`flow/design.v`:
```
module FDIVIDER(
    input  logic ACLK,
    input  logic RESTN,
    output logic SCLK,
    output logic TICK    
);
logic [3:0]count;
assign TICK = (count == 4'd4) && !SCLK;
always_ff@(posedge ACLK)begin
    if(!RESTN)begin
        count <= 0;
        SCLK <= 0;
    end else begin
        if(count == 4'd4)begin
            count <= 0;
            SCLK <= ~SCLK;
        end else begin
            count <= count +1;
        end
    end
end
endmodule
module FIFO_MANAGER(
    input logic Tx_full,
    input logic SS_full,
    input logic Tx_empty,
    input logic SS_empty,
    output logic FREADY_full,
    output logic FREADY_empty
);
always_comb begin : Full_empty_block
    if(Tx_full | SS_full)begin
        FREADY_full = 0;
    end else begin
        FREADY_full = 1;
    end
    if(Tx_empty | SS_empty) begin
        FREADY_empty = 0;
    end else begin
        FREADY_empty = 1;
    end
end
endmodule
module Async_Tx_FIFO #(
    parameter DATA_WIDTH = 32,
    parameter ADDR_WIDTH = 4  
)(
    input  logic [DATA_WIDTH-1:0] data_in,
    input  logic wr_en,
    input  logic rd_en,
    input  logic ACLK,    
    input  logic SCLK,    
    input  logic rst_n,
    output logic [DATA_WIDTH-1:0] data_out,
    output logic empty,
    output logic full
);
    logic [DATA_WIDTH-1:0] mem [0:(1<<ADDR_WIDTH)-1];
    logic [ADDR_WIDTH:0] wr_ptr_bin, rd_ptr_bin;
    logic [ADDR_WIDTH:0] wr_ptr_gry, rd_ptr_gry;
    logic [ADDR_WIDTH:0] wr_ptr_sync1, wr_ptr_sync2;
    logic [ADDR_WIDTH:0] rd_ptr_sync1, rd_ptr_sync2;
    always_ff @(posedge ACLK) begin
        if (!rst_n) begin
            wr_ptr_bin <= 0;
            wr_ptr_gry <= 0;
        end else if (wr_en && !full) begin
            wr_ptr_bin <= wr_ptr_bin + 1;
            wr_ptr_gry <= ((wr_ptr_bin + 1) >> 1) ^ (wr_ptr_bin + 1);
        end
    end
    always_ff @(posedge ACLK) begin
        if (rst_n && wr_en && !full)
            mem[wr_ptr_bin[ADDR_WIDTH-1:0]] <= data_in;
    end
    always_ff @(posedge ACLK) begin
        if (!rst_n) begin
            rd_ptr_bin <= 0;
            rd_ptr_gry <= 0;
            data_out   <= 0;
        end else if (SCLK && rd_en && !empty) begin
            rd_ptr_bin <= rd_ptr_bin + 1;
            rd_ptr_gry <= ((rd_ptr_bin + 1) >> 1) ^ (rd_ptr_bin + 1);
            data_out   <= mem[rd_ptr_bin[ADDR_WIDTH-1:0]];
        end
    end
    always_ff @(posedge ACLK) begin
        if (!rst_n) begin
            wr_ptr_sync1 <= 0;
            wr_ptr_sync2 <= 0;
        end else if (SCLK) begin
            wr_ptr_sync1 <= wr_ptr_gry;
            wr_ptr_sync2 <= wr_ptr_sync1;
        end
    end
    always_ff @(posedge ACLK) begin
        if (!rst_n) begin
            rd_ptr_sync1 <= 0;
            rd_ptr_sync2 <= 0;
        end else begin
            rd_ptr_sync1 <= rd_ptr_gry;
            rd_ptr_sync2 <= rd_ptr_sync1;
        end
    end
    assign empty = (wr_ptr_sync2 == rd_ptr_gry);
    assign full  = (wr_ptr_gry == {~rd_ptr_sync2[ADDR_WIDTH:ADDR_WIDTH-1], rd_ptr_sync2[ADDR_WIDTH-2:0]});
endmodule
module Async_SS_FIFO #(
    parameter DATA_WIDTH = 32,
    parameter ADDR_WIDTH = 4  
)(
    input  logic [DATA_WIDTH-1:0] data_in,
    input  logic wr_en,
    input  logic rd_en,
    input  logic ACLK,    
    input  logic SCLK,    
    input  logic rst_n,
    output logic [DATA_WIDTH-1:0] data_out,
    output logic empty,
    output logic full
);
    logic [DATA_WIDTH-1:0] mem [0:(1<<ADDR_WIDTH)-1];
    logic [ADDR_WIDTH:0] wr_ptr_bin, rd_ptr_bin;
    logic [ADDR_WIDTH:0] wr_ptr_gry, rd_ptr_gry;
    logic [ADDR_WIDTH:0] wr_ptr_sync1, wr_ptr_sync2;
    logic [ADDR_WIDTH:0] rd_ptr_sync1, rd_ptr_sync2;
    always_ff @(posedge ACLK) begin
        if (!rst_n) begin
            wr_ptr_bin <= 0;
            wr_ptr_gry <= 0;
        end else if (wr_en && !full) begin
            wr_ptr_bin <= wr_ptr_bin + 1;
            wr_ptr_gry <= ((wr_ptr_bin + 1) >> 1) ^ (wr_ptr_bin + 1);
        end
    end
    always_ff @(posedge ACLK) begin
        if (rst_n && wr_en && !full)
            mem[wr_ptr_bin[ADDR_WIDTH-1:0]] <= data_in;
    end
    always_ff @(posedge ACLK) begin
        if (!rst_n) begin
            rd_ptr_bin <= 0;
            rd_ptr_gry <= 0;
            data_out   <= 0;
        end else if (SCLK && rd_en && !empty) begin
            rd_ptr_bin <= rd_ptr_bin + 1;
            rd_ptr_gry <= ((rd_ptr_bin + 1) >> 1) ^ (rd_ptr_bin + 1);
            data_out   <= mem[rd_ptr_bin[ADDR_WIDTH-1:0]];
        end
    end
    always_ff @(posedge ACLK) begin
        if (!rst_n) begin
            wr_ptr_sync1 <= 0;
            wr_ptr_sync2 <= 0;
        end else if (SCLK) begin
            wr_ptr_sync1 <= wr_ptr_gry;
            wr_ptr_sync2 <= wr_ptr_sync1;
        end
    end
    always_ff @(posedge ACLK) begin
        if (!rst_n) begin
            rd_ptr_sync1 <= 0;
            rd_ptr_sync2 <= 0;
        end else begin
            rd_ptr_sync1 <= rd_ptr_gry;
            rd_ptr_sync2 <= rd_ptr_sync1;
        end
    end
    assign empty = (wr_ptr_sync2 == rd_ptr_gry);
    assign full  = (wr_ptr_gry == {~rd_ptr_sync2[ADDR_WIDTH:ADDR_WIDTH-1], rd_ptr_sync2[ADDR_WIDTH-2:0]});
endmodule
module AXI_SLAVE(
    input logic ACLK,
    input logic ARESETN,
    input logic [31:0]AWADDR,
    input logic AWVALID,
    output logic AWREADY,
    input logic [31:0]WDATA,
    input logic WVALID,
    output logic WREADY,
    output logic[1:0]BRESP,
    output logic BVALID,
    input logic BREADY,
    input logic FREADY_full,
    output logic wr_en,
    output logic[31:0]Tx_data_out,
    output logic[31:0]SS_data_out
);
 localparam logic [31:0] Tx_address = 32'h0;
 localparam logic [31:0] SS_address = 32'h2;
 typedef enum logic[1:0]{
    IDEAL,
    DECODE,
    EXECUTE
 } state_t;
typedef enum logic{
    START,
    OK
}phase_t;
logic ready;
logic [31:0]data_buffer_1;
logic [31:0]addr_buffr;
state_t state;
phase_t phase;
logic AWalrt;
logic Walrt;
always_ff@(posedge ACLK)begin : AXI_SLAVE
    if(!ARESETN)begin
        wr_en <= 0;
        state <= IDEAL;
        BRESP <= 2'b00;
        BVALID <= 0;
        Tx_data_out <= 0;
        SS_data_out <= 0;
    end else begin
        wr_en <= 0;
        case(state)
            IDEAL: begin
                BRESP <= 2'b00;
                if(ready) begin
                    state <= DECODE;
                end
            end
            DECODE:begin
                BRESP <= 2'b00;
                case(addr_buffr)
                    Tx_address: begin
                        Tx_data_out <= data_buffer_1;
                        BRESP <= 2'b00;
                    end
                    SS_address: begin
                        SS_data_out <= data_buffer_1;
                        BRESP <= 2'b00;
                    end
                    default: begin
                        BRESP <= 2'b10;
                    end
                endcase
                if(BVALID & BREADY) begin
                    BVALID <= 0;
                    state <= EXECUTE;
                end else begin
                    BVALID <= 1;
                end
            end
            EXECUTE:begin
                BVALID <= 0;
                wr_en <= (addr_buffr == Tx_address);  
                state <= IDEAL;
                BRESP <= 2'b00;
            end
            default: state <= IDEAL;
        endcase
    end
end
always_ff@(posedge ACLK)begin : handshake_block
    if(!ARESETN)begin
        phase <= START;
        ready <= 0;
        AWalrt <= 0;
        Walrt <= 0;
    end else begin
        case(phase)
            START:begin
                if(AWVALID & AWREADY) begin
                    AWalrt <= 1;  
                    addr_buffr <= AWADDR;
                 end
                if(WVALID & WREADY)begin
                    Walrt <= 1;     
                    data_buffer_1 <= WDATA;
                end
                if(AWalrt & Walrt) begin    
                ready <= 1; 
                phase <= OK;
                end
            end
            OK:begin
                ready <= 0;
                AWalrt <= 0;
                Walrt <= 0;
                if(BVALID & BREADY) begin  
                    phase <= START; 
                end
            end
        endcase
    end
end
always_comb begin : ready_block
    if(FREADY_full && (phase == START) && (state == IDEAL) && !wr_en)begin
        AWREADY = !AWalrt;
        WREADY = !Walrt;
    end else begin
        AWREADY = 0;
        WREADY = 0;
    end
end
endmodule
module DATA_BUFFER(
    input logic[31:0] din_1,
    input logic[31:0]din_2,
    input logic go,
    input logic ACLK,
    input logic SCLK,
    input logic ARESETN,
    input logic SRESP,
    output logic DREADY,
    output logic [33:0]dout
);
typedef enum logic[2:0]{
    IDEAL,
    WAIT_FIFO,
    FETCH,
    CONCATENATE,
    VALIDATE
} state_t;
logic [31:0] SS_buffer_1;
logic [1:0] SS_buffer_2;
state_t state;
always_ff@(posedge ACLK) begin : data_fetch_block
    if(!ARESETN)begin
        state <= IDEAL;
        DREADY <= 0;
    end else if(SCLK) begin
        case(state)
            IDEAL:begin
                DREADY <= 0;
                if(go) begin
                    state <= WAIT_FIFO;
                end
            end
            WAIT_FIFO: begin
                state <= FETCH;
            end
            FETCH:begin
                SS_buffer_1 <= din_1;
                SS_buffer_2 <= din_2[1:0];
                state <= CONCATENATE;
            end
            CONCATENATE:begin
                dout <= {SS_buffer_2,SS_buffer_1};
                state <= VALIDATE;
                DREADY <= 1;
            end
            VALIDATE:begin
                if(DREADY & SRESP)begin
                    state <= IDEAL;
                end
            end
            default: state <= IDEAL;
        endcase
    end
end
endmodule
module SPI_MASTER(
    input logic ACLK,
    input logic FSCLK,
    input logic FTICK,
    input logic ARESETN,
    input logic FREADY_empty,
    input logic DREADY,
    input logic [33:0] din,
    output logic go,
    output logic SRESP,
    output logic rd_en,
    output logic[1:0]SS,
    output logic MOSI,
    output logic SCLK,
    input logic MISO
);
typedef enum logic[2:0]{
    IDEAL,
    WAIT_FIFO,
    FETCH,
    START,
    DONE,
    VALIDATE
} state_t;
logic [5:0]count;
logic [31:0] data_buffer_3;
logic [1:0] data_buffer_4;
state_t state;
assign SCLK = (state == START && count != 6'd0) ? FSCLK : 0;
always_ff@(posedge ACLK) begin : main_FSM_block
    if(!ARESETN)begin
        state <= IDEAL;
        count <= 0;
        rd_en <= 0;
        go <= 0;
        SRESP <= 0;
        SS <= 0;
        MOSI <= 0;
    end else if(FTICK) begin
        case(state)
            IDEAL:begin
                go <= 0;
                if(FREADY_empty)begin
                    go <= 1;
                    rd_en <= 1;
                    state <= WAIT_FIFO;
                    count <= 0;
                end
            end
            WAIT_FIFO:begin
                rd_en <= 0;
                go <= 0;
                state <=FETCH;
            end
            FETCH:begin
                if(DREADY) begin
                    data_buffer_3 <= din[31:0];
                    data_buffer_4 <= din[33:32];
                    SS <= din[33:32];
                    state <= START;
                end
            end
            START:begin
                if(count == 6'd32) begin
                    state <= DONE;
                end else begin
                    if(DREADY) begin
                        MOSI <= data_buffer_3[31];
                        data_buffer_3 <= {data_buffer_3[30:0],1'b0};
                        count <= count +1;
                    end
                end
            end
            DONE: begin
                SRESP <= 1;
                state <= VALIDATE;
            end
            VALIDATE:begin
                SRESP <= 0;
                state <= IDEAL;
            end
            default: state <= IDEAL;
        endcase
    end
end
endmodule
module Module_Wrapper (
    input logic ACLK,
    input logic ARESETN,
    input  logic [31:0] AWADDR,
    input  logic AWVALID,
    output logic AWREADY,
    input  logic [31:0] WDATA,
    input  logic WVALID,
    output logic WREADY,
    output logic [1:0] BRESP,
    output logic BVALID,
    input  logic BREADY,
    output logic [1:0] SS,
    output logic MOSI,
    output logic SCLK,
    input  logic MISO
);
    logic sclk_int, sclk_tick;
    logic fready_full, fready_empty;
    logic wr_en, rd_en;
    logic [31:0] tx_data_bus, ss_data_bus;
    logic [31:0] fifo_tx_out, fifo_ss_out;
    logic [33:0] data_to_master;
    logic go, dready, sresp;
    logic tx_full, tx_empty, ss_full, ss_empty;
    FDIVIDER fdiv_inst (
        .ACLK(ACLK),
        .RESTN(ARESETN),
        .SCLK(sclk_int),
        .TICK(sclk_tick)
    );
    AXI_SLAVE axi_inst (
        .ACLK(ACLK),
        .ARESETN(ARESETN),
        .AWADDR(AWADDR), .AWVALID(AWVALID), .AWREADY(AWREADY),
        .WDATA(WDATA), .WVALID(WVALID), .WREADY(WREADY),
        .BRESP(BRESP), .BVALID(BVALID), .BREADY(BREADY),
        .FREADY_full(fready_full),
        .wr_en(wr_en),
        .Tx_data_out(tx_data_bus),
        .SS_data_out(ss_data_bus)
    );
    Async_Tx_FIFO tx_fifo_inst (
        .ACLK(ACLK),
        .SCLK(sclk_tick),
        .rst_n(ARESETN),
        .data_in(tx_data_bus),
        .wr_en(wr_en),
        .rd_en(rd_en),
        .data_out(fifo_tx_out),
        .full(tx_full),
        .empty(tx_empty)
    );
    Async_SS_FIFO ss_fifo_inst (
        .ACLK(ACLK),
        .SCLK(sclk_tick),
        .rst_n(ARESETN),
        .data_in(ss_data_bus),
        .wr_en(wr_en),
        .rd_en(rd_en),
        .data_out(fifo_ss_out),
        .full(ss_full),
        .empty(ss_empty)
    );
    FIFO_MANAGER fifo_mgmt_inst (
        .Tx_full(tx_full), .SS_full(ss_full),
        .Tx_empty(tx_empty), .SS_empty(ss_empty),
        .FREADY_full(fready_full), .FREADY_empty(fready_empty)
    );
    DATA_BUFFER dbuff_inst (
        .din_1(fifo_tx_out), .din_2(fifo_ss_out),
        .go(go), .ACLK(ACLK), .SCLK(sclk_tick), .ARESETN(ARESETN),
        .SRESP(sresp), .DREADY(dready),
        .dout(data_to_master)
    );
    SPI_MASTER master_inst (
        .ACLK(ACLK), .FSCLK(sclk_int), .FTICK(sclk_tick), .ARESETN(ARESETN),
        .FREADY_empty(fready_empty),
        .DREADY(dready), .din(data_to_master),
        .go(go), .SRESP(sresp), .rd_en(rd_en),
        .SS(SS), .MOSI(MOSI), .SCLK(SCLK), .MISO(MISO)
    );
endmodule
```
`flow/run.sh`:
```
#!/bin/bash
# the make line also repeats each setting of config.mk as NAME=value (left out here)
make -C /OpenROAD-flow-scripts/flow DESIGN_CONFIG=/design/flow/config.mk WORK_HOME=/design/flow/orfs CLKGATE_MAP_FILE= finish
```
`flow/config.mk`:
```
export PLATFORM = sky130hd
export DESIGN_NAME = Module_Wrapper
export DESIGN_NICKNAME = Module_Wrapper
export VERILOG_FILES = /design/flow/design.v
export SDC_FILE = /design/flow/constraint.sdc
export NUM_CORES = 4
export LEC_CHECK = 0
export ABC_AREA = 1
export CAP_MARGIN = 30
export CELL_PAD_IN_SITES_DETAIL_PLACEMENT = 2
export CELL_PAD_IN_SITES_GLOBAL_PLACEMENT = 2
export CORE_ASPECT_RATIO = 1.32
export CORE_MARGIN = 2
export CORE_UTILIZATION = 54
export CTS_CLUSTER_DIAMETER = 71
export GPL_ROUTABILITY_DRIVEN = 0
export PLACE_DENSITY = 0.79
export SETUP_SLACK_MARGIN = 1.35
export SLEW_MARGIN = 25
export TNS_END_PERCENT = 70
```
`flow/constraint.sdc`:
```
create_clock -name core_clock -period 6.78 [get_ports {ACLK}]
set_input_delay 1.3560 -clock core_clock [delete_from_list [all_inputs] [get_ports {ACLK}]]
set_output_delay 1.3560 -clock core_clock [all_outputs]
set_load 0.01 [all_outputs]
```
==> GITHUB_STEP_SUMMARY, run 1 <==
### Flow metrics

| Metric | Value |
|---|---|
| Status | `stopped before the end` |
| Last stage | `clock tree synthesis` |
| Log Error | `[ERROR DPL-0033] detailed placement checks failed during check placement.` |
| Seq share, synth | `roughly 72%` |
| Die Ht | `approximately 300 um` |
| Post-synth EDFFs | `a little over 700` |
| Count leader, synth | `edfxtp_1` |
| DP HPWL | `around 74,000 um` |
| FP Util | `between 50 and 60%` |
| Adder Share, Synth | `less than 1%` |
| Post-Syn Instances | `slightly below 3,000` |
| Post-Syn Area per Cell | `roughly 12 sq um` |
| Simple share | `a little over an eighth` |
| Yosys cell types | `45` |
| Top area cells in the synthesized netlist | `edfxtp_1 61%, dfxtp_1 11%, nor2_1 6.9%` |
| Post-synthesis cell area | `approximately 0.035 sq mm` |
| Yosys aoi share | `under 10%` |
| Top_reg_cell synth | `edfxtp_1` |
| Placed Instances | `roughly 3,700` |
| Fraction of registers with async set/reset | `0%` |
| Top Ports | `around 79` |
| Area share, top type | `61.2%` |
| Core Rows | `106` |
| Mapped Nets | `around 3,000` |
| Cell type with the largest total area | `edfxtp_1` |
| Chip Footprint | `about 0.066 sq mm` |
| Post-synth top cells | `708 x edfxtp_1, 636 x nor2_1, 367 x nand2_1, 258 x o21ai_0, 187 x dfxtp_1` |
| Total core area | `around 0.064 sq mm` |
| Port bufs | `76` |
| Multiplexer share | `0%` |
| Comb area leader | `simple AND/OR/NAND/NOR gates` |
| Die W | `between 200 and 250 um` |
| Ys flops | `approximately 900` |
| Yosys stat area | `0.0347 sq mm` |
| Ys cells | `2,977` |
| XORs/XNORs by Area | `less than 1%` |
| Synthesis warning total | `7` |
-- metrics by stage --
| stage | hold slack (ns) | setup slack [ns] | cell area [sq um] | util [%] |
|---|---|---|---|---|
| global placement | 0.398 | 2.75 | 36100 | 56.8 |
| detailed placement | 0.405 | 2.56 | 36200 | 57.0 |
| floorplan | 0.390 | 2.55 | 34700 | - |
==> run 2: changes to the inputs <==
- ABC_AREA: 1 -> unset
- CAP_MARGIN: 30 -> 20
- CELL_PAD_IN_SITES_DETAIL_PLACEMENT: 2 -> 1
- CELL_PAD_IN_SITES_GLOBAL_PLACEMENT: 2 -> 3
- CORE_ASPECT_RATIO: 1.32 -> unset
- CORE_MARGIN: 2 -> 3
- CORE_UTILIZATION: 54 -> 40
- CTS_CLUSTER_DIAMETER: 71 -> unset
- CTS_CLUSTER_SIZE: unset -> 27
- GPL_TIMING_DRIVEN: unset -> 0
- HOLD_SLACK_MARGIN: unset -> 0.08
- MAX_ROUTING_LAYER: unset -> met4
- MIN_ROUTING_LAYER: unset -> met2
- PLACE_DENSITY: 0.79 -> unset
- PLACE_DENSITY_LB_ADDON: unset -> 0.01
- SETUP_SLACK_MARGIN: 1.35 -> 0.22
- SLEW_MARGIN: 25 -> 20
- TNS_END_PERCENT: 70 -> unset
- clock period: 6.78 -> 2.54 ns (I/O delays scaled with it)
==> run 2 against run 1 <==
  * The layout now fails its checks (negative setup slack)
  * Synthesized area is 2.5% lower
  * Synthesized cell count is 36% lower
  * Die area is 33% higher
==> GITHUB_STEP_SUMMARY, run 2 <==
## Synthesis and layout report

| Metric | Value |
|---|---|
| 1st-pass router iterations | `5` |
| Area grow syn2layout | `24.0%` |
| Slowest cell on crit path | `dfxtp_2` |
| Clk buf depth | `3` |
| Global-route wire length before repair | `around 130,000 um` |
| Largest net degree at the start of global routing | `35` |
| Detailed-route DRC error count | `0` |
| Cell type with the largest total area | `edfxtp_1 (unchanged)` |
| Crit start category | `flop` |
| Top_reg_cell synth | `edfxtp_1 (unchanged)` |
| Top Consumer | `registers` |
| Worst Hold Class | `input port to flop` |
| Clk. pwr | `around 0.015 W` |
| Top Ports | `79 (unchanged)` |
| Worst-path fanout max | `3` |
| Clock root cell | `clkbuf_16` |
| Clk slew on worst S/H paths | `~0.060 ns` |
| Number of cells on the critical path | `7` |
| Critical path's top delay family | `AND-OR/OR-AND gates` |
| FP Util | `40.5% (was 54.6%)` |
| Clk network pwr share | `between 40 and 50%` |
| Pre-CTS setup slack | `-1.10 ns (was 2.56 ns)` |
| Mapped Nets | `1,997 (was 3,061)` |
| Tcrit/Tclk final | `101%` |
| Port bufs | `76 (unchanged)` |
| Gate power share | `between 1.5 and 2%` |
| Top area cells in the synthesized netlist | `edfxtp_1 63%, dfxtp_1 11%, mux4_2 9.0% (was edfxtp_1 61%, dfxtp_1 11%, nor2_1 6.9%)` |
| Grt total ovfl | `0` |
| Post-synthesis cell area | `0.0339 sq mm (was 0.0347 sq mm)` |
| Vias in the first global route | `27,666` |
| Hold WS | `~0.39 ns` |
| Critical path origin | `ss_fifo_inst.wr_ptr_gry[4]` |
| Die Ht | `297 um (was 295 um)` |
| Yosys cell types | `61 (was 45)` |
| Flop pwr share | `about half` |
| Post-Syn Area per Cell | `17.7 sq um (was 11.7 sq um)` |
| Final setup fails | `2` |
| Combinational cell power | `roughly 0.00061 W` |
| Simple share | `5.59% (was 13.4%)` |
| Filler cell count | `roughly 7,700` |
| Switching power | `around 0.0063 W` |
| Seq share, synth | `73.9% (was 72.0%)` |
| Max-cap viol count | `0` |
| Critical R2R Launch | `ss_fifo_inst.wr_ptr_gry[4]` |
| Clock skew | `0.0344 ns` |
| Switching part of the total | `between 20% and 30%` |
| Chip Footprint | `0.0882 sq mm (was 0.0663 sq mm)` |
| Slew headroom | `about a quarter` |
| Via density | `6.69` |
| TritonCTS clock tree | `done` |
| Total GRT Usage | `between 30 and 40%` |
| F_max | `a little under 0.4 GHz` |
| Yosys aoi share | `4.26% (was 9.03%)` |
| Hold Crit Endpoint | `axi_inst.addr_buffr[30]` |
| Kind of critical path | `flop to output pin` |
| Ys cells | `1,913 (was 2,977)` |
| Pleak | `13.6 nW` |
| Synthesis warning total | `7 (unchanged)` |
| Hold path cells | `1` |
| R2R Setup Slk | `0.18 ns` |
| Cts bufs inserted | `slightly below 100` |
| Max VDD drop | `roughly 0.54 mV` |
| Core Rows | `106 (unchanged)` |
| CP Cell Sequence | `xor2_2, nand3_2, o211ai_1, o21bai_4, buf_6, nor2_4, buf_6` |
| Multiplexer share | `12.9% (was 0%)` |
| Detailed-route via count | `22,777` |
| Tool warnings | `38` |
| Status | `finished with violations (was stopped before the end)` |
| Worst-Margin Slew | `between 1 and 1.5 ns` |
| Yosys stat area | `0.0339 sq mm (was 0.0347 sq mm)` |
| Post-Syn Instances | `1,913 (was 2,977)` |
| Fail Reasons | `negative setup slack` |
| Wire per inst | `roughly 26 um` |
| Most frequent CP cell | `buf_6` |
| Adder Share, Synth | `0.517% (was 0.505%)` |
| Design Power | `~0.031 W` |
| Int Power | `between 0.02 and 0.025 W` |
| RR Endpoint | `axi_inst.data_buffer_1[19]` |
| Initial antenna violation count | `0` |
| CP Capture Type | `output pin` |
| Total core area | `0.0837 sq mm (was 0.0635 sq mm)` |
| Fin nets | `roughly 2,300` |
| Post-synth top cells | `708 x edfxtp_1, 187 x dfxtp_1, 136 x mux4_2, 128 x nand2_1, 94 x mux2i_1 (was 708 x edfxtp_1, 636 x nor2_1, 367 x nand2_1, 258 x o21ai_0, 187 x dfxtp_1)` |
| Unrepaired setup endpoints after global routing | `true` |
| Area share, top type | `62.8% (was 61.2%)` |
| Arrival @ worst endpoint | `around 2 ns` |
| Final Hold Fails | `0` |
| Hold Startpoint | `AWADDR[30]` |
| Fraction of registers with async set/reset | `0% (unchanged)` |
| CP peak stage delay | `0.36 ns` |
| DR iter-0 viols | `~2,500` |
| Clock Sinks | `roughly 900` |
| Remaining antenna violation count | `0` |
| Setup TNS | `-0.0409 ns` |
| Post-synth EDFFs | `708 (unchanged)` |
| Max Slew Vio Count | `0` |
| Comb area leader | `multiplexers (was simple AND/OR/NAND/NOR gates)` |
| Ys flops | `895 (unchanged)` |
| Power per standard cell area | `745 mW/mm^2` |
| Seq pwr | `0.0158 W` |
| Reg2reg path depth | `11` |
| Req. time, crit path | `2.03 ns` |
| DP HPWL | `56,400 um (was 73,900 um)` |
| Die W | `297 um (was 225 um)` |
| Count leader, synth | `edfxtp_1 (unchanged)` |
| Final Util | `around 50%` |
| End of the critical path | `AWREADY` |
| H-tree Lvls | `3` |
| Crit path buffers/inverters | `2` |
| Total routed wirelength | `between 80,000 and 90,000 um` |
| XORs/XNORs by Area | `1.27% (was 0.934%)` |
| Latency at later pin | `around 0.66 ns` |
| Final worst path period need | `2.57 ns` |
| Final setup margin | `-0.0255 ns` |
[run 2: area by class of cell]
class / instances / area, sq um / share of cell area [%]
Clock buffer: 137 / 2790 / 6.64
Buffer: 112 / 853 / 2.03
Timing Repair Buffer: 170 / 2070 / 4.92
Tap cell: 1134 / 1420 / 3.38
Sequential cell: 895 / 25000 / 59.6
Multi-Input combinational cell: 896 / 9150 / 21.8
Antenna cell: 2 / 5.00 / 0.0119
Clock inverter: 47 / 622 / 1.48
Inverter: 12 / 45.0 / 0.107
[run 2: what timing repair did]
action	in CTS	in global routing
endpoints found under the setup margin	529	447
hold buffers	0	0
setup buffers	21	21
pin swaps	20	9
gates cloned	1	3
gates resized	182	134
[run 2: metal layers]
layer / up-vias / wire (um) / part of all wire [%] / track usage [%]
met1: 8139 / 0 / 0 / -
met4: 0 / 2880 / 3.3 / 4.56
li1: 7946 / - / - / -
met3: 251 / 37500 / 43 / 41.2
met5: - / 0 / 0 / -
met2: 6441 / 46700 / 54 / 34.0
[run 2: through the flow]
step           cell area [sq um]  cells
2_1_floorplan              34200   1913
3_3_place_gp               36400   3123
3_5_place_dp               37200   3173
4_1_cts                    41200   3379
5_1_grt                    42000   3403
6_report                   42000   3405
==> run 3: changes to the inputs <==
- CELL_PAD_IN_SITES_DETAIL_PLACEMENT: 1 -> unset
- CELL_PAD_IN_SITES_GLOBAL_PLACEMENT: 3 -> unset
- CORE_ASPECT_RATIO: unset -> 0.9
- CORE_MARGIN: 3 -> 2
- CORE_UTILIZATION: 40 -> 70
- CTS_CLUSTER_SIZE: 27 -> unset
- GPL_ROUTABILITY_DRIVEN: 0 -> unset
- GPL_TIMING_DRIVEN: 0 -> unset
- HOLD_SLACK_MARGIN: 0.08 -> unset
- MAX_ROUTING_LAYER: met4 -> unset
- MIN_ROUTING_LAYER: met2 -> unset
- PLACE_DENSITY_LB_ADDON: 0.01 -> unset
- SETUP_SLACK_MARGIN: 0.22 -> 0.49
- clock period: 2.54 -> 2.14 ns (I/O delays scaled with it)
==> run 3 against run 2 <==
  * Clock skew is 0.0083 ns higher
  * Routed wire length increased by 39%
  * Flip-flop count unchanged
  * Power increased by 11%
  * Highest routed layer is now met5
  * Largest cell class unchanged
  * The layout still fails its checks (negative setup slack)
  * Sequential power up 19%
  * Critical path type is now flop to flop
==> GITHUB_STEP_SUMMARY, run 3 <==
## Synthesis and layout report

| Metric | Value |
|---|---|
| Post-synth top cells | `708 x edfxtp_1, 187 x dfxtp_1, 136 x mux4_2, 128 x nand2_1, 94 x mux2i_1 (unchanged)` |
| Power per standard cell area | `799 mW/mm^2 (was 745 mW/mm^2)` |
| Largest net degree at the start of global routing | `72 (was 35)` |
| Initial antenna violation count | `6 (was 0)` |
| 1st-pass router iterations | `6 (was 5)` |
| Flop pwr share | `53.9% (was 50.5%)` |
| Clock Sinks | `895 (unchanged)` |
| Clk network pwr share | `44.0% (was 47.6%)` |
| Tool warnings | `42 (was 38)` |
| Detailed-route via count | `22,199 (was 22,777)` |
| Final Util | `91.0% (was 50.2%)` |
| Chip Footprint | `0.0501 sq mm (was 0.0882 sq mm)` |
| Grt total ovfl | `0 (unchanged)` |
| Top Ports | `79 (unchanged)` |
| Post-Syn Area per Cell | `17.7 sq um (unchanged)` |
| Unrepaired setup endpoints after global routing | `true (unchanged)` |
| Worst-path fanout max | `7 (was 3)` |
| Critical R2R Launch | `axi_inst.addr_buffr[11] (was ss_fifo_inst.wr_ptr_gry[4])` |
| Total GRT Usage | `37.3% (was 30.2%)` |
| Tcrit/Tclk final | `128% (was 101%)` |
| Hold Crit Endpoint | `axi_inst.data_buffer_1[19] (was axi_inst.addr_buffr[30])` |
| Gate power share | `2.1% (was 1.9%)` |
| Adder Share, Synth | `0.517% (unchanged)` |
| Pleak | `14.4 nW (was 13.6 nW)` |
| RR Endpoint | `axi_inst.Tx_data_out[17] (was axi_inst.data_buffer_1[19])` |
| F_max | `~0.36 GHz` |
| Kind of critical path | `flop to flop (was flop to output pin)` |
| Top area cells in the synthesized netlist | `edfxtp_1 63%, dfxtp_1 11%, mux4_2 9.0% (unchanged)` |
| Vias in the first global route | `19,786 (was 27,666)` |
| Critical path origin | `axi_inst.addr_buffr[11] (was ss_fifo_inst.wr_ptr_gry[4])` |
| Seq share, synth | `73.9% (unchanged)` |
| CP peak stage delay | `0.51 ns (was 0.36 ns)` |
| Mapped Nets | `1,997 (unchanged)` |
| Port bufs | `76 (unchanged)` |
| Top Consumer | `registers (unchanged)` |
| Number of cells on the critical path | `8 (was 7)` |
| Reg2reg path depth | `8 (was 11)` |
| Final Hold Fails | `0 (unchanged)` |
| Final RePlAce weighted congestion | `approximately 0.77` |
| Status | `finished with violations (unchanged)` |
| DR iter-0 viols | `3,690 (was 2,458)` |
| Most frequent CP cell | `buf_6 (unchanged)` |
| Hold Startpoint | `WDATA[19] (was AWADDR[30])` |
| Final setup margin | `-0.603 ns (was -0.0255 ns)` |
| Final worst path period need | `approximately 2.7 ns` |
| Yosys stat area | `0.0339 sq mm (unchanged)` |
| Via density | `7.53 (was 6.69)` |
| Max VDD drop | `1.23 mV (was 0.536 mV)` |
| Count leader, synth | `edfxtp_1 (unchanged)` |
| Req. time, crit path | `2.69 ns (was 2.03 ns)` |
| Area share, top type | `62.8% (unchanged)` |
| Cell type with the largest total area | `edfxtp_1 (unchanged)` |
| Total routed wirelength | `121,000 um (was 87,100 um)` |
| FP Util | `70.8% (was 40.5%)` |
| Top_reg_cell synth | `edfxtp_1 (unchanged)` |
| Hold path cells | `1 (unchanged)` |
| End of the critical path | `axi_inst.Tx_data_out[17] (was AWREADY)` |
| Clock root cell | `clkbuf_16 (unchanged)` |
| H-tree Lvls | `3 (unchanged)` |
| Max Slew Vio Count | `0 (unchanged)` |
| Slew headroom | `43.4% (was 24.0%)` |
| Detailed-route DRC error count | `0 (unchanged)` |
| XORs/XNORs by Area | `1.27% (unchanged)` |
| Cts bufs inserted | `82 (was 98)` |
| Core Rows | `76 (was 106)` |
| TritonCTS clock tree | `done (unchanged)` |
| Worst Hold Class | `input port to flop (unchanged)` |
| Post-Syn Instances | `1,913 (unchanged)` |
| Crit path buffers/inverters | `3 (was 2)` |
| Int Power | `0.0271 W (was 0.0249 W)` |
| Ys flops | `895 (unchanged)` |
| Switching power | `0.00772 W (was 0.00632 W)` |
| Clk slew on worst S/H paths | `0.07 ns (was 0.06 ns)` |
| Wire per inst | `41.1 um (was 25.6 um)` |
| Seq pwr | `0.0188 W (was 0.0158 W)` |
| Clk. pwr | `0.0153 W (was 0.0149 W)` |
| Simple share | `5.59% (unchanged)` |
| Yosys aoi share | `4.26% (unchanged)` |
| Yosys cell types | `61 (unchanged)` |
| R2R Setup Slk | `-0.60 ns (was 0.18 ns)` |
| Clk buf depth | `3 (unchanged)` |
| Arrival @ worst endpoint | `3.29 ns (was 2.06 ns)` |
| Global-route wire length before repair | `133,000 um (was 128,000 um)` |
| Multiplexer share | `12.9% (unchanged)` |
| Clock skew | `0.0427 ns (was 0.0344 ns)` |
| Slowest cell on crit path | `nor4_4 (was dfxtp_2)` |
| Die Ht | `213 um (was 297 um)` |
| Total core area | `0.0478 sq mm (was 0.0837 sq mm)` |
| Post-synthesis cell area | `0.0339 sq mm (unchanged)` |
| Post-synth EDFFs | `708 (unchanged)` |
| Switching part of the total | `22.2% (was 20.2%)` |
| Max-cap viol count | `0 (unchanged)` |
| Final setup fails | `396 (was 2)` |
| Design Power | `0.0348 W (was 0.0313 W)` |
| Setup TNS | `-46.35 ns (was -0.0409 ns)` |
| Die W | `236 um (was 297 um)` |
| Fail Reasons | `negative setup slack (unchanged)` |
| DP HPWL | `41,300 um (was 56,400 um)` |
| Latency at later pin | `0.69 ns (was 0.66 ns)` |
| Remaining antenna violation count | `0 (unchanged)` |
| Fin nets | `2,334 (was 2,269)` |
| Comb area leader | `multiplexers (unchanged)` |
| CP Cell Sequence | `nor4_4, nand4_4, nor4b_4, buf_6, buf_6, buf_16, mux2i_2, nor2b_1 (was xor2_2, nand3_2, o211ai_1, o21bai_4, buf_6, nor2_4, buf_6)` |
| Critical path's top delay family | `simple AND/OR/NAND/NOR gates (was AND-OR/OR-AND gates)` |
| Ys cells | `1,913 (unchanged)` |
| Crit start category | `flop (unchanged)` |
| CP Capture Type | `flop (was output pin)` |
| Fraction of registers with async set/reset | `0% (unchanged)` |
| Synthesis warning total | `7 (unchanged)` |
| Combinational cell power | `0.000720 W (was 0.000610 W)` |
| Area grow syn2layout | `28.6% (was 24.0%)` |
| Filler cell count | `1,367 (was 7,681)` |
| Worst-Margin Slew | `0.848 ns (was 1.14 ns)` |
## run 3: what timing repair did
item / 4_1_cts / 5_1_grt
pin swaps: 34 / 58
gates resized: 194 / 247
buffers inserted: 61 / 44
setup endpoints to repair: 876 / 890
gates cloned: 35 / 40
hold endpoints to repair: 0 / 0
hold buffers: 0 / 0
## run 3: area by class of cell
cell class	instances	area, sq um	share of cell area, %
flip-flops and latches	895	25000	57.5
multi-input cells	894	9360	21.5
repair buffers	365	5690	13.1
clock buffers	124	2320	5.33
well taps	624	781	1.79
clock inverters	29	285	0.655
inverters	12	45.0	0.103
diodes	5	12.5	0.0287
## run 3: per-layer routing
metal | track usage [%] | part of all wire, % | up-vias
met2 | 60.8 | 45 | 2391
met4 | 15.9 | 9.6 | 4
met5 | 0 | 0.020 | -
met3 | 9.40 | 15 | 764
li1 | - | - | 8141
met1 | 48.7 | 30 | 10899
## run 3: per-stage QoR
stage,area [sq um],setup WS (ns),std cells,hold slack [ns]
6_report,43500,-0.603,2948,0.307
5_1_grt,43500,-0.594,2945,0.317
3_5_place_dp,36500,-0.231,2610,0.405
2_1_floorplan,34200,-0.343,1913,0.400
4_1_cts,41300,-0.258,2859,0.308
3_3_place_gp,36500,0.00962,2610,0.402
==> run 4: changes to the inputs <==
- ABC_AREA: unset -> 1
- CAP_MARGIN: 20 -> 0
- CORE_ASPECT_RATIO: 0.9 -> 1.42
- CORE_UTILIZATION: 70 -> 72
- CTS_CLUSTER_DIAMETER: unset -> 367
- CTS_CLUSTER_SIZE: unset -> 10
- HOLD_SLACK_MARGIN: unset -> 0.29
- PLACE_DENSITY: unset -> 0.36
- SETUP_SLACK_MARGIN: 0.49 -> -0.2
- clock period: 2.14 -> 2.15 ns (I/O delays scaled with it)
==> run 4 against run 3 <==
  * Still fails the layout checks on negative setup slack
  * Sequential share of layout area grew 5.6 points
  * Worst setup slack gained 0.43 ns
  * Non-clock buffer count shrank 196
  * Critical path type is now flop to output pin
  * Power shrank 1.2%
  * Synthesized area grew 2.5%
  * Critical path depth shrank 1
  * Final cell count grew 28%
==> GITHUB_STEP_SUMMARY, run 4 <==
## Synthesis and layout report

| Metric | Value |
|---|---|
| Status | `finished with violations (unchanged)` |
| Fail Reasons | `negative setup slack (unchanged)` |
| Die Ht | `266 um (was 213 um)` |
| Post-synthesis cell area | `0.0347 sq mm (was 0.0339 sq mm)` |
| Yosys stat area | `0.0347 sq mm (was 0.0339 sq mm)` |
| Worst Hold Class | `input port to flop (unchanged)` |
| Filler cell count | `2,462 (was 1,367)` |
| Slowest cell on crit path | `dfxtp_2 (was nor4_4)` |
| Clk slew on worst S/H paths | `0.05 ns (was 0.07 ns)` |
| Seq pwr | `0.0187 W (was 0.0188 W)` |
| Switching part of the total | `19.3% (was 22.2%)` |
| Clk buf depth | `3 (unchanged)` |
| Via density | `5.99 (was 7.53)` |
| Most frequent CP cell | `nor2_2 (was buf_6)` |
| End of the critical path | `WREADY (was axi_inst.Tx_data_out[17])` |
| Largest net degree at the start of global routing | `116 (was 72)` |
| Critical path's top delay family | `simple AND/OR/NAND/NOR gates (unchanged)` |
| DR iter-0 viols | `2,083 (was 3,690)` |
| Total core area | `0.0474 sq mm (was 0.0478 sq mm)` |
| Initial antenna violation count | `1 (was 6)` |
| Final RePlAce weighted congestion | `0.823 (was 0.772)` |
| CP Capture Type | `output pin (was flop)` |
| Area share, top type | `61.2% (was 62.8%)` |
| Hold path cells | `1 (unchanged)` |
| R2R Setup Slk | `-0.12 ns (was -0.60 ns)` |
| Fin nets | `3,161 (was 2,334)` |
| Core Rows | `95 (was 76)` |
| Top area cells in the synthesized netlist | `edfxtp_1 61%, dfxtp_1 11%, nor2_1 6.9% (was edfxtp_1 63%, dfxtp_1 11%, mux4_2 9.0%)` |
| Unrepaired setup endpoints after global routing | `true (unchanged)` |
| Final worst path period need | `2.32 ns` |
| Comb area leader | `simple AND/OR/NAND/NOR gates (was multiplexers)` |
| Detailed-route DRC error count | `0 (unchanged)` |
| Arrival @ worst endpoint | `1.89 ns (was 3.29 ns)` |
| Slew headroom | `39.4% (was 43.4%)` |
| Combinational cell power | `0.000504 W (was 0.000720 W)` |
| Max-cap viol count | `0 (unchanged)` |
| Adder Share, Synth | `0.505% (was 0.517%)` |
| Crit path buffers/inverters | `2 (was 3)` |
| Synthesis warning total | `7 (unchanged)` |
| Worst-path fanout max | `3 (was 7)` |
| TritonCTS clock tree | `done (unchanged)` |
| Worst-Margin Slew | `0.907 ns (was 0.848 ns)` |
| Post-Syn Instances | `2,977 (was 1,913)` |
| Die W | `188 um (was 236 um)` |
| Clk network pwr share | `44.2% (was 44.0%)` |
| Final setup fails | `499 (was 396)` |
| Int Power | `0.0277 W (was 0.0271 W)` |
| Final Util | `83.6% (was 91.0%)` |
| Critical path origin | `ss_fifo_inst.wr_ptr_gry[1] (was axi_inst.addr_buffr[11])` |
| CP Cell Sequence | `inv_2, or2_0, nand3_1, nor2_2, nand3b_1, nor2_2, buf_2 (was nor4_4, nand4_4, nor4b_4, buf_6, buf_6, buf_16, mux2i_2, nor2b_1)` |
| Port bufs | `76 (unchanged)` |
| Flop pwr share | `54.4% (was 53.9%)` |
| XORs/XNORs by Area | `0.934% (was 1.27%)` |
| Cell type with the largest total area | `edfxtp_1 (unchanged)` |
| Ys cells | `2,977 (was 1,913)` |
| Crit start category | `flop (unchanged)` |
| Pleak | `14.7 nW (was 14.4 nW)` |
| Tcrit/Tclk final | `108% (was 128%)` |
| FP Util | `73.2% (was 70.8%)` |
| Final setup margin | `-0.168 ns (was -0.603 ns)` |
| Count leader, synth | `edfxtp_1 (unchanged)` |
| H-tree Lvls | `3 (unchanged)` |
| Kind of critical path | `flop to output pin (was flop to flop)` |
| Area grow syn2layout | `14.2% (was 28.6%)` |
| Power per standard cell area | `867 mW/mm^2 (was 799 mW/mm^2)` |
| Max VDD drop | `0.905 mV (was 1.23 mV)` |
| Post-synth EDFFs | `708 (unchanged)` |
| Simple share | `13.4% (was 5.59%)` |
| Critical R2R Launch | `tx_fifo_inst.wr_ptr_gry[4] (was axi_inst.addr_buffr[11])` |
| Multiplexer share | `0% (was 12.9%)` |
| Number of cells on the critical path | `7 (was 8)` |
| Total GRT Usage | `31.9% (was 37.3%)` |
| Req. time, crit path | `1.72 ns (was 2.69 ns)` |
| Gate power share | `1.5% (was 2.1%)` |
| CP peak stage delay | `0.33 ns (was 0.51 ns)` |
| Chip Footprint | `0.0500 sq mm (was 0.0501 sq mm)` |
| Top Consumer | `registers (unchanged)` |
| Switching power | `0.00662 W (was 0.00772 W)` |
| Seq share, synth | `72.0% (was 73.9%)` |
| Total routed wirelength | `78,400 um (was 121,000 um)` |
| Clock Sinks | `895 (unchanged)` |
| Yosys aoi share | `9.03% (was 4.26%)` |
| Fraction of registers with async set/reset | `0% (unchanged)` |
| 1st-pass router iterations | `6 (unchanged)` |
| Max Slew Vio Count | `0 (unchanged)` |
| Detailed-route via count | `22,695 (was 22,199)` |
| Clock root cell | `clkbuf_16 (unchanged)` |
| Hold Crit Endpoint | `axi_inst.data_buffer_1[12] (was axi_inst.data_buffer_1[19])` |
| Reg2reg path depth | `8 (unchanged)` |
| Clk. pwr | `0.0152 W (was 0.0153 W)` |
| Wire per inst | `20.7 um (was 41.1 um)` |
| DP HPWL | `43,800 um (was 41,300 um)` |
| Final Hold Fails | `0 (unchanged)` |
| Tool warnings | `42 (unchanged)` |
| Diode count | `0 (was 5)` |
| Remaining antenna violation count | `0 (unchanged)` |
| Post-synth top cells | `708 x edfxtp_1, 636 x nor2_1, 367 x nand2_1, 258 x o21ai_0, 187 x dfxtp_1 (was 708 x edfxtp_1, 187 x dfxtp_1, 136 x mux4_2, 128 x nand2_1, 94 x mux2i_1)` |
| Hold WS | `0.340 ns (was 0.307 ns)` |
| F_max | `roughly 0.43 GHz` |
| Yosys cell types | `45 (was 61)` |
| Post-Syn Area per Cell | `11.7 sq um (was 17.7 sq um)` |
| Clock skew | `0.0217 ns (was 0.0427 ns)` |
| Top Ports | `79 (unchanged)` |
| Mapped Nets | `3,061 (was 1,997)` |
| Grt total ovfl | `0 (unchanged)` |
| Global-route wire length before repair | `121,000 um (was 133,000 um)` |
| Vias in the first global route | `22,732 (was 19,786)` |
| Latency at later pin | `0.65 ns (was 0.69 ns)` |
| Cts bufs inserted | `99 (was 82)` |
| Hold Startpoint | `WDATA[12] (was WDATA[19])` |
| Top_reg_cell synth | `edfxtp_1 (unchanged)` |
| RR Endpoint | `tx_fifo_inst.mem[12][18] (was axi_inst.Tx_data_out[17])` |
| Ys flops | `895 (unchanged)` |
-- run 4: through the flow --
step                      TNS [ns]  cells  setup WS [ns]  total power, W  cell area, sq um
after CTS                   -34.79   3785         -0.285          0.0345             39600
after global placement           0   3604        0.00186          0.0195             36700
after global routing       -101.26   3786         -0.263          0.0352             39600
after detailed placement    -13.00   3604        -0.0540          0.0196             36700
final                       -38.23   3786         -0.168          0.0344             39600
after floorplan            -331.02   2977         -0.620          0.0192             34800
-- run 4: area by class of cell --
cell class              instances  area [sq um]  share of cell area [%]
well taps                     630           788                    1.99
clock inverters                 4          56.3                   0.142
flip-flops and latches        895         25000                    63.1
clock buffers                 176          2850                    7.19
repair buffers                169          1910                    4.82
multi-input cells            1767          8470                    21.4
inverters                     145           554                    1.40
-- run 4: timing repair --
action / 4_1_cts / 5_1_grt
hold buffers: 1 / 0
pin swaps: 2 / 2
endpoints found under the hold margin: 5 / 0
gates resized: 14 / 3
endpoints found under the setup margin: 3 / 263
setup buffers: 0 / 1
-- run 4: metal layers --
layer	track usage (%)	routed length, um	vias up
li1	-	-	10549
met1	38.3	28200	10930
met2	57.0	41700	1009
met3	4.43	5750	205
met4	15.6	2810	2
met5	0	13	-
==> run 5: changes to the inputs <==
- CAP_MARGIN: 0 -> 20
- CORE_ASPECT_RATIO: 1.42 -> unset
- CTS_CLUSTER_DIAMETER: 367 -> 397
- CTS_CLUSTER_SIZE: 10 -> 17
- HOLD_SLACK_MARGIN: 0.29 -> unset
- PLACE_DENSITY: 0.36 -> unset
- PLACE_DENSITY_LB_ADDON: unset -> 0.04
- SETUP_SLACK_MARGIN: -0.2 -> 0.55
- clock period: 2.15 -> 2.14 ns (I/O delays scaled with it)
==> run 5 against run 4 <==
  * The layout still fails its checks (negative setup slack)
  * Worst setup slack worse by 0.14 ns
  * Die area hardly changed
  * Clock power is 26% lower
  * Sequential share of layout area is 4.4 points lower
  * Sequential power hardly changed
  * Final cell count is 2.9% higher
  * Non-clock buffer count is 193 higher
  * Synthesized area stayed put
  * Worst hold slack worse by 0.096 ns
  * Final area is 7.6% higher
  * Combinational power is 48% higher
  * Clock skew is 0.013 ns higher
  * Critical path type is now flop to flop
==> GITHUB_STEP_SUMMARY, run 5 <==
## Synthesis and layout report

| Metric | Value |
|---|---|
| H-tree Lvls | `2 (was 3)` |
| Combinational cell power | `0.000745 W (was 0.000504 W)` |
| Flop pwr share | `61.1% (was 54.4%)` |
| Top Ports | `79 (unchanged)` |
| Cell type with the largest total area | `edfxtp_1 (unchanged)` |
| Hold path cells | `4 (was 1)` |
| Crit start category | `flop (unchanged)` |
| Post-Syn Instances | `2,977 (unchanged)` |
| 1st-pass router iterations | `9 (was 6)` |
| Final cell count without fillers | `3,896 (was 3,786)` |
| Count leader, synth | `edfxtp_1 (unchanged)` |
| RR Endpoint | `tx_fifo_inst.data_out[5] (was tx_fifo_inst.mem[12][18])` |
| Chip Footprint | `0.0500 sq mm (about the same)` |
| Max-cap viol count | `0 (unchanged)` |
| Pleak | `15.9 nW (was 14.7 nW)` |
| Design area | `0.0427 sq mm (was 0.0396 sq mm)` |
| Clock Sinks | `895 (unchanged)` |
| Total routed wirelength | `117,000 um (was 78,400 um)` |
| Gate power share | `2.4% (was 1.5%)` |
| Fin nets | `3,316 (was 3,161)` |
| Int Power | `0.0242 W (was 0.0277 W)` |
| F_max | `between 0.4 and 0.5 GHz` |
| Tcrit/Tclk final | `114% (was 108%)` |
| Clock skew | `0.0344 ns (was 0.0217 ns)` |
| Via density | `6.99 (was 5.99)` |
| Critical path's top delay family | `simple AND/OR/NAND/NOR gates (unchanged)` |
| XORs/XNORs by Area | `0.934% (unchanged)` |
| Fraction of registers with async set/reset | `0% (unchanged)` |
| Clk. pwr | `0.0112 W (was 0.0152 W)` |
| Placed Instances | `3,594 (was 3,604)` |
| Area grow syn2layout | `22.9% (was 14.2%)` |
| CP Capture Type | `flop (was output pin)` |
| Synthesis warning total | `7 (unchanged)` |
| Post-Syn Area per Cell | `11.7 sq um (unchanged)` |
| Tool warnings | `38 (was 42)` |
| Hold Crit Endpoint | `ss_fifo_inst.rd_ptr_sync2[3] (was axi_inst.data_buffer_1[12])` |
| Reg2reg path depth | `11 (was 8)` |
| Detailed-route DRC error count | `0 (unchanged)` |
| Most frequent CP cell | `nor2_1 (was nor2_2)` |
| Number of hold buffers added after cts | `0 (was 1)` |
| Worst-path fanout max | `16 (was 3)` |
| Unrepaired setup endpoints after global routing | `true (unchanged)` |
| Wire per inst | `30.1 um (was 20.7 um)` |
| Filler cell count | `1,689 (was 2,462)` |
| Arrival @ worst endpoint | `3.00 ns (was 1.89 ns)` |
| Grt total ovfl | `0 (unchanged)` |
| Adder Share, Synth | `0.505% (unchanged)` |
| Power per standard cell area | `719 mW/mm^2 (was 867 mW/mm^2)` |
| Port bufs | `76 (unchanged)` |
| Top Consumer | `registers (unchanged)` |
| Final setup fails | `542 (was 499)` |
| CP peak stage delay | `0.56 ns (was 0.33 ns)` |
| Status | `finished with violations (unchanged)` |
| Slowest cell on crit path | `nor2_1 (was dfxtp_2)` |
| Setup TNS | `-68.19 ns (was -38.23 ns)` |
| Critical path origin | `tx_fifo_inst.rd_ptr_bin[0] (was ss_fifo_inst.wr_ptr_gry[1])` |
| Crit path buffers/inverters | `3 (was 2)` |
| Switching power | `0.00643 W (was 0.00662 W)` |
| Clock root cell | `clkbuf_16 (unchanged)` |
| Ys cells | `2,977 (unchanged)` |
| Post-synth EDFFs | `708 (unchanged)` |
| Seq share, synth | `72.0% (unchanged)` |
| Largest net degree at the start of global routing | `71 (was 116)` |
| Pre-CTS setup slack | `0.0620 ns (was -0.0540 ns)` |
| Yosys stat area | `0.0347 sq mm (unchanged)` |
| Simple share | `13.4% (unchanged)` |
| End of the critical path | `tx_fifo_inst.data_out[5] (was WREADY)` |
| Area share, top type | `61.2% (unchanged)` |
| Fail Reasons | `negative setup slack (unchanged)` |
| Post-synthesis cell area | `0.0347 sq mm (unchanged)` |
| Max Slew Vio Count | `0 (unchanged)` |
| Mapped Nets | `3,061 (unchanged)` |
| Worst Hold Class | `input port to flop (unchanged)` |
| Final RePlAce weighted congestion | `0.807 (was 0.823)` |
| Initial antenna violation count | `4 (was 1)` |
| Die W | `224 um (was 188 um)` |
| Yosys aoi share | `9.03% (unchanged)` |
| Top area cells in the synthesized netlist | `edfxtp_1 61%, dfxtp_1 11%, nor2_1 6.9% (unchanged)` |
| Vias in the first global route | `25,376 (was 22,732)` |
| Multiplexer share | `0% (unchanged)` |
| Global-route wire length before repair | `152,000 um (was 121,000 um)` |
| Worst-Margin Slew | `0.782 ns (was 0.907 ns)` |
| Total GRT Usage | `41.1% (was 31.9%)` |
| Latency at later pin | `0.68 ns (was 0.65 ns)` |
| Req. time, crit path | `2.69 ns (was 1.72 ns)` |
| Max VDD drop | `0.945 mV (was 0.905 mV)` |
| Total core area | `0.0476 sq mm (was 0.0474 sq mm)` |
| Kind of critical path | `flop to flop (was flop to output pin)` |
| Number of cells on the critical path | `11 (was 7)` |
| Clk network pwr share | `36.4% (was 44.2%)` |
| Comb area leader | `simple AND/OR/NAND/NOR gates (unchanged)` |
| Slew headroom | `47.7% (was 39.4%)` |
| DP Area | `0.0370 sq mm (was 0.0367 sq mm)` |
| CP Cell Sequence | `buf_4, buf_12, buf_16, nor2_1, nor2_1, o21ai_0, o211ai_1, nand3_1, nand2_1, nor2_1, nor2_1 (was inv_2, or2_0, nand3_1, nor2_2, nand3b_1, nor2_2, buf_2)` |
| Remaining antenna violation count | `0 (unchanged)` |
| Final Hold Fails | `0 (unchanged)` |
| DR iter-0 viols | `4,964 (was 2,083)` |
| Final worst path period need | `~2.4 ns` |
| DP HPWL | `44,700 um (was 43,800 um)` |
| Hold WS | `0.244 ns (was 0.340 ns)` |
| Clk slew on worst S/H paths | `0.09 ns (was 0.05 ns)` |
| Yosys cell types | `45 (unchanged)` |
| FP Util | `72.9% (was 73.2%)` |
| Switching part of the total | `21.0% (was 19.3%)` |
| Top_reg_cell synth | `edfxtp_1 (unchanged)` |
| Critical R2R Launch | `tx_fifo_inst.rd_ptr_bin[0] (was tx_fifo_inst.wr_ptr_gry[4])` |
| Register area | `0.0250 sq mm (about the same)` |
| Core Rows | `80 (was 95)` |
| Detailed-route via count | `27,241 (was 22,695)` |
| Die Ht | `224 um (was 266 um)` |
| Post-synth top cells | `708 x edfxtp_1, 636 x nor2_1, 367 x nand2_1, 258 x o21ai_0, 187 x dfxtp_1 (unchanged)` |
| Clk buf depth | `3 (unchanged)` |
| Seq pwr | `0.0187 W (about the same)` |
| R2R Setup Slk | `-0.31 ns (was -0.12 ns)` |
| Hold Startpoint | `ARESETN (was WDATA[12])` |
| Ys flops | `895 (unchanged)` |
| Final setup margin | `-0.306 ns (was -0.168 ns)` |
| Logic area | `0.00879 sq mm (was 0.00847 sq mm)` |
| TritonCTS clock tree | `done (unchanged)` |
| Cts bufs inserted | `58 (was 99)` |
==> run 5: final cells by class <==
cell class                      instances  area share, %
Multi-Input combinational cell       1768           20.6
Sequential cell                       895           58.7
Clock inverter                          3         0.0880
Clock buffer                          104           3.86
Antenna cell                            2         0.0117
Timing Repair Buffer                  362           13.5
Tap cell                              615           1.80
Timing Repair inverter                  2         0.0587
Inverter                              145           1.43
==> run 5: per-layer routing <==
metal | vias to the layer above | wire, um | GRT usage, %
met1 | 12613 | 34600 | 50.3
met2 | 2939 | 53700 | 68.4
li1 | 10874 | - | -
met3 | 811 | 17700 | 7.90
met4 | 4 | 11100 | 25.4
met5 | - | 23 | 0
==> run 5: timing repair <==
action / in CTS / in global routing
pin swaps: 29 / 18
buffers inserted: 101 / 17
cloned: 51 / 24
endpoints found under the setup margin: 839 / 851
gates resized: 221 / 74
==> run 5: metrics by stage <==
step | total power, W | utilization (%)
2_1_floorplan | 0.0193 | -
3_3_place_gp | 0.0196 | 77.6
3_5_place_dp | 0.0196 | 77.6
4_1_cts | 0.0300 | 87.4
5_1_grt | 0.0310 | 89.5
6_report | 0.0307 | 89.5
==> run 6: changes to the inputs <==
- CELL_PAD_IN_SITES_DETAIL_PLACEMENT: unset -> 2
- CORE_UTILIZATION: 72 -> 59
- CTS_CLUSTER_DIAMETER: 397 -> 139
- CTS_CLUSTER_SIZE: 17 -> 81
- GPL_TIMING_DRIVEN: unset -> 0
- MIN_ROUTING_LAYER: unset -> met1
- PLACE_DENSITY_LB_ADDON: 0.04 -> 0.3
- SETUP_SLACK_MARGIN: 0.55 -> 1.36
- TNS_END_PERCENT: unset -> 35
- clock period: 2.14 -> 5.83 ns (I/O delays scaled with it)
==> run 6 against run 5 <==
  * The run now fails in detailed placement
  * Synthesized cell count is the same
  * Synthesized area is the same
  * Die area grew 22%
==> GITHUB_STEP_SUMMARY, run 6 <==
### Flow metrics

| Metric | Value |
|---|---|
| Post-synth EDFFs | `708 (unchanged)` |
| Total core area | `0.0579 sq mm (was 0.0476 sq mm)` |
| Top Ports | `79 (unchanged)` |
| Yosys stat area | `0.0347 sq mm (unchanged)` |
| Chip Footprint | `0.0608 sq mm (was 0.0500 sq mm)` |
| Status | `stopped before the end (was finished with violations)` |
| Mapped Nets | `3,061 (unchanged)` |
| Multiplexer share | `0% (unchanged)` |
| Yosys cell types | `45 (unchanged)` |
| Area share, top type | `61.2% (unchanged)` |
| Simple share | `13.4% (unchanged)` |
| Top area cells in the synthesized netlist | `edfxtp_1 61%, dfxtp_1 11%, nor2_1 6.9% (unchanged)` |
| Comb area leader | `simple AND/OR/NAND/NOR gates (unchanged)` |
| Top_reg_cell synth | `edfxtp_1 (unchanged)` |
| Core Rows | `88 (was 80)` |
| Yosys aoi share | `9.03% (unchanged)` |
| Fraction of registers with async set/reset | `0% (unchanged)` |
| Count leader, synth | `edfxtp_1 (unchanged)` |
| Final RePlAce weighted congestion | `0.879 (was 0.807)` |
| FP Util | `59.9% (was 72.9%)` |
| Last stage | `detailed placement` |
| Adder Share, Synth | `0.505% (unchanged)` |
| Log Error | `[ERROR DPL-0033] detailed placement checks failed during check placement.` |
| Post-Syn Area per Cell | `11.7 sq um (unchanged)` |
| Seq share, synth | `72.0% (unchanged)` |
| Die W | `247 um (was 224 um)` |
| Post-synth top cells | `708 x edfxtp_1, 636 x nor2_1, 367 x nand2_1, 258 x o21ai_0, 187 x dfxtp_1 (unchanged)` |
| Port bufs | `76 (unchanged)` |
| Post-Syn Instances | `2,977 (unchanged)` |
| Post-synthesis cell area | `0.0347 sq mm (unchanged)` |
| XORs/XNORs by Area | `0.934% (unchanged)` |
| Cell type with the largest total area | `edfxtp_1 (unchanged)` |
| Ys flops | `895 (unchanged)` |
| Synthesis warning total | `7 (unchanged)` |
| Ys cells | `2,977 (unchanged)` |
| Die Ht | `247 um (was 224 um)` |
-- run 6: through the flow --
stage / cell area, sq um / instances
after floorplan: 34700 / 2977
after global placement: 36400 / 3818
==> run 7: changes to the inputs <==
- CAP_MARGIN: 20 -> 0
- CELL_PAD_IN_SITES_DETAIL_PLACEMENT: 2 -> unset
- CORE_ASPECT_RATIO: unset -> 1.42
- CORE_UTILIZATION: 59 -> 72
- CTS_CLUSTER_DIAMETER: 139 -> 367
- CTS_CLUSTER_SIZE: 81 -> 10
- GPL_TIMING_DRIVEN: 0 -> unset
- MIN_ROUTING_LAYER: met1 -> unset
- PLACE_DENSITY_LB_ADDON: 0.3 -> 0.12
- SETUP_SLACK_MARGIN: 1.36 -> 0.48
- TNS_END_PERCENT: 35 -> unset
- clock period: 5.83 -> 2.15 ns (I/O delays scaled with it)
==> run 7 against run 6 <==
  * Now fails the layout checks on negative setup slack
  * Die area down 18%
  * Synthesized cell count unchanged
  * Synthesized area unchanged
==> GITHUB_STEP_SUMMARY, run 7 <==
## Synthesis and layout report

| Metric | Value |
|---|---|
| Number of cells on the critical path | `16` |
| RR Endpoint | `tx_fifo_inst.mem[4][7]` |
| Area share, top type | `61.2% (unchanged)` |
| Status | `finished with violations (was stopped before the end)` |
| Fin nets | `3,257` |
| Hold path cells | `4` |
| R2R Setup Slk | `-0.33 ns` |
| Design Power | `about 0.035 W` |
| Top area cells in the synthesized netlist | `edfxtp_1 61%, dfxtp_1 11%, nor2_1 6.9% (unchanged)` |
| Reg2reg path depth | `16` |
| Yosys stat area | `0.0347 sq mm (unchanged)` |
| End of the critical path | `tx_fifo_inst.mem[4][7]` |
| Mapped Nets | `3,061 (unchanged)` |
| XORs/XNORs by Area | `0.934% (unchanged)` |
| Post-Syn Instances | `2,977 (unchanged)` |
| Final worst path period need | `around 2.5 ns` |
| Slew headroom | `approximately 56%` |
| Top_reg_cell synth | `edfxtp_1 (unchanged)` |
| Total core area | `0.0474 sq mm (was 0.0579 sq mm)` |
| Req. time, crit path | `about 2.5 ns` |
| Tool warnings | `between 40 and 50` |
| Critical path origin | `tx_fifo_inst.wr_ptr_gry[4]` |
| Top Consumer | `registers` |
| Most frequent CP cell | `buf_6` |
| Port bufs | `76 (unchanged)` |
| Combinational cell power | `roughly 0.00067 W` |
| Seq share, synth | `72.0% (unchanged)` |
| Final RePlAce weighted congestion | `0.807 (was 0.879)` |
| Final Util | `87.8%` |
| Clock skew | `~0.044 ns` |
| Worst-Margin Slew | `0.664 ns` |
| Remaining antenna violation count | `0` |
| Clock root cell | `clkbuf_16` |
| F_max | `approximately 0.4 GHz` |
| Adder Share, Synth | `0.505% (unchanged)` |
| Post-synthesis cell area | `0.0347 sq mm (unchanged)` |
| CP Cell Sequence | `xnor2_2, nor2_1, nand4_1, buf_4, buf_6, buf_6, buf_6, nand2_4, nor2_4, buf_12, buf_12, nand2_8, buf_12, nor2_4, buf_6, buf_16` |
| Max-cap viol count | `0` |
| Initial antenna violation count | `4` |
| Yosys cell types | `45 (unchanged)` |
| H-tree Lvls | `3` |
| Detailed-route via count | `roughly 26,000` |
| Final setup fails | `between 500 and 600` |
| Power per standard cell area | `between 800 and 900 mW/mm^2` |
| Comb area leader | `simple AND/OR/NAND/NOR gates (unchanged)` |
| Global-route wire length before repair | `138,000 um` |
| Seq pwr | `around 0.019 W` |
| DP Area | `around 0.037 sq mm` |
| Tcrit/Tclk final | `116%` |
| FP Util | `73.2% (was 59.9%)` |
| Area grow syn2layout | `20.0%` |
| Switching part of the total | `20.5%` |
| Hold Crit Endpoint | `master_inst.MOSI` |
| Final cell count without fillers | `3,886` |
| Kind of critical path | `flop to flop` |
| Clk slew on worst S/H paths | `0.06 ns` |
| Clk buf depth | `3` |
| Via density | `approximately 6.6` |
| Int Power | `around 0.028 W` |
| Simple share | `13.4% (unchanged)` |
| Synthesis warning total | `7 (unchanged)` |
| Placed Instances | `~3,600` |
| Detailed-route DRC error count | `0` |
| Unrepaired setup endpoints after global routing | `true` |
| Top Ports | `79 (unchanged)` |
| Filler cell count | `around 1,900` |
| Chip Footprint | `0.0500 sq mm (was 0.0608 sq mm)` |
| Clk network pwr share | `between 40 and 50%` |
| CP peak stage delay | `0.37 ns` |
| Worst Hold Class | `input port to flop` |
| Post-Syn Area per Cell | `11.7 sq um (unchanged)` |
| Cell type with the largest total area | `edfxtp_1 (unchanged)` |
| Max VDD drop | `about 1.1 mV` |
| Pleak | `about 16 nW` |
| Post-synth top cells | `708 x edfxtp_1, 636 x nor2_1, 367 x nand2_1, 258 x o21ai_0, 187 x dfxtp_1 (unchanged)` |
| Final setup margin | `-0.334 ns` |
| Core Rows | `95 (was 88)` |
| Slowest cell on crit path | `dfxtp_2` |
| Critical R2R Launch | `tx_fifo_inst.wr_ptr_gry[4]` |
| Latency at later pin | `0.69 ns` |
| Crit start category | `flop` |
| Flop pwr share | `53.7%` |
| Hold Startpoint | `ARESETN` |
| Setup TNS | `-112.76 ns` |
| Switching power | `0.00712 W` |
| DR iter-0 viols | `3,748` |
| 1st-pass router iterations | `7` |
| Fraction of registers with async set/reset | `0% (unchanged)` |
| Ys cells | `2,977 (unchanged)` |
| Die Ht | `266 um (was 247 um)` |
| Design area | `between 0.04 and 0.05 sq mm` |
| Gate power share | `under 10%` |
| Grt total ovfl | `0` |
| Wire per inst | `approximately 26 um` |
| Vias in the first global route | `24,575` |
| Die W | `188 um (was 247 um)` |
| DP HPWL | `roughly 44,000 um` |
| Clk. pwr | `0.0154 W` |
| Clock Sinks | `around 900` |
| Fail Reasons | `negative setup slack` |
| Count leader, synth | `edfxtp_1 (unchanged)` |
| Yosys aoi share | `9.03% (unchanged)` |
| Crit path buffers/inverters | `9` |
| Ys flops | `895 (unchanged)` |
| Cts bufs inserted | `99` |
| Post-synth EDFFs | `708 (unchanged)` |
| Total routed wirelength | `between 100,000 and 150,000 um` |
| Multiplexer share | `0% (unchanged)` |
| Arrival @ worst endpoint | `between 2 and 3 ns` |
| Largest net degree at the start of global routing | `~120` |
| Worst-path fanout max | `8` |
| Max Slew Vio Count | `0` |
| Total GRT Usage | `a little under two fifths` |
| CP Capture Type | `flop` |
| TritonCTS clock tree | `done` |
| Critical path's top delay family | `buffers and inverters` |
| Final Hold Fails | `0` |
## run 7: cell type report
cell class	count	area, sq um	share of cell area [%]
tap	630	788	1.89
clock buffer	177	2790	6.70
timing repair buffer	265	3800	9.13
inverter	145	569	1.37
multi-input combinational	1767	8610	20.7
antenna	1	2.50	0.00601
sequential	895	25000	60.1
clock inverter	6	70.1	0.168
## run 7: metal layers
layer	wire length, um	track usage, %	vias to the layer above
met5	35	0	-
met4	7910	24.9	6
met3	12100	7.43	540
met2	49400	61.8	2244
met1	31400	42.9	12171
li1	-	-	10762
## run 7: timing repair
| item | in CTS | in global routing |
|---|---|---|
| pin swaps | 15 | 13 |
| gates cloned | 23 | 19 |
| hold buffers | 0 | 0 |
| resized | 99 | 20 |
| buffers inserted | 48 | 17 |
| endpoints found under the setup margin | 825 | 843 |
## run 7: through the flow
step	hold WS (ns)	worst slack, ns
after floorplan	0.390	-0.246
after global placement	0.401	0.0103
after detailed placement	0.401	-0.0472
after CTS	0.267	-0.272
after global routing	0.284	-0.374
final	0.293	-0.334
No activity file was given, so power comes from the tool's default toggle rates.
